==> build 73 <==
==> flow/design.v (excerpt) <==
module TCAM_TOP (
        input                   CLK
       ,input                   RESET
       ,input                   SEARCH
       ,input                   SETTING
       ,input   [DATA_BITS-1:0] KEY
       ,input   [IDWID-1:0]     SETTING_ID
       ,input   [MASKWID-1:0]   SETTING_MASKID
       ,input   [IDWID-1:0]     SETTING_PRIORITY
       ,output  [IDWID-1:0]     RULEID
       ,output                  SETTING_COMPLETE
       ,output                  SEARCH_COMPLETE
       ,output                  MISMATCH
       ,input                     DDR3_AVL_INIT
       ,input   [SDRAM_DATA-1:0]  DDR3_AVL_READDATA
       ,input                     DDR3_AVL_WAITREQUEST
       ,input                     DDR3_AVL_READDATAVALID
       ,output                    DDR3_AVL_READ
       ,output                    DDR3_AVL_WRITE
       ,output  [SDRAM_ADDR-1:0]  DDR3_AVL_ADDRESS
       ,output  [SDRAM_DATA-1:0]  DDR3_AVL_WRITEDATA
       ,output                    DDR3_AVL_BURSTCOUNT
       ,output                    DDR3_AVL_INITCOMPLETE
	);
clock: 9.67 ns
lec_check: 0
cap_margin: 30
cell_pad_in_sites_detail_placement: 1
cell_pad_in_sites_global_placement: 0
core_margin: 2
core_utilization: 60
cts_cluster_size: 98
place_density_lb_addon: 0.07
slew_margin: 20
run.sh (not shown) runs the stock make flow with config.mk's settings and CLKGATE_MAP_FILE=.
==> inputs of build 47, as changes to build 73 <==
ABC_AREA = 0   (was default)
CAP_MARGIN = 20   (was 30)
CELL_PAD_IN_SITES_DETAIL_PLACEMENT = default   (was 1)
CELL_PAD_IN_SITES_GLOBAL_PLACEMENT = default   (was 0)
CORE_UTILIZATION = 70   (was 60)
CTS_CLUSTER_SIZE = default   (was 98)
GPL_ROUTABILITY_DRIVEN = 1   (was default)
MAX_ROUTING_LAYER = met4   (was default)
PLACE_DENSITY_LB_ADDON = default   (was 0.07)
SETUP_SLACK_MARGIN = 0.61   (was default)
==> flow/constraint.sdc (replaced) <==
create_clock -name core_clock -period 3.12 [get_ports {CLK}]
set_input_delay 0.6240 -clock core_clock [delete_from_list [all_inputs] [get_ports {CLK}]]
set_output_delay 0.6240 -clock core_clock [all_outputs]
set_load 0.01 [all_outputs]
==> inputs of build 72, as changes to build 73 <==
CAP_MARGIN = 20   (was 30)
CELL_PAD_IN_SITES_DETAIL_PLACEMENT = default   (was 1)
CELL_PAD_IN_SITES_GLOBAL_PLACEMENT = default   (was 0)
CORE_UTILIZATION = 40   (was 60)
CTS_CLUSTER_SIZE = default   (was 98)
PLACE_DENSITY_LB_ADDON = default   (was 0.07)
==> flow/constraint.sdc (replaced) <==
create_clock -name core_clock -period 5.62 [get_ports {CLK}]
set_input_delay 1.1240 -clock core_clock [delete_from_list [all_inputs] [get_ports {CLK}]]
set_output_delay 1.1240 -clock core_clock [all_outputs]
set_load 0.01 [all_outputs]
==> run summary <==
impl run done, here's what came out: Crit. Startpoint=SDRAM_CONTROLLER_INST.AVM_M0_WRITEDATA[88]$_SDFFCE_PP0P_, Sequential Power Share=0.524, Final nets=8,074, Max stage delay on crit path=0.55 ns, Sw Ratio=0.216, fin worst setup slack=0.667 ns, Comb/total area=0.195, Clk. pwr=0.0369 W, peak supply drop=0.000622 V, Top Layer Used=met4, clock skew=0.0460 ns, nonclk buf count=799, Placed Cells=9,221, drt first pass iters=5, DR vias/cell=5.65, Crit Path Category=reg2out, status=finished clean
the above is filed under build 47

==> run summary <==
impl run done, here's what came out: clock skew=0.0910 ns, ClkCell Share=0.0893, Sw Ratio=0.215, Crit Path Category=in2out, Hold Crit Class=reg2reg, Top Layer Used=met5, Crit. Startpoint=RESET, crit path to=DDR3_AVL_WRITE, Die Size=264,000 um2, WP data required=4.50 ns, drt first pass iters=7, GPL Wtd Cong=0.801, Final nets=7,961, fin worst setup slack=1.76 ns, status=finished clean, nonclk buf count=658, DR vias/cell=4.72, peak supply drop=0.000323 V, Comb/total area=0.193, Max stage delay on crit path=0.80 ns
the above is filed under build 72

==> run summary <==
impl run done, here's what came out: Placed Cells=9,466, Clk. pwr=0.0124 W, peak supply drop=0.000203 V, Sequential Power Share=0.516, Comb/total area=0.196, Max stage delay on crit path=0.82 ns, drt first pass iters=6, nonclk buf count=669, Crit. Startpoint=RESET, Final nets=7,954, status=finished clean, fin worst setup slack=4.15 ns
the above is filed under build 73

No activity file was given, so power comes from the tool's default toggle rates.
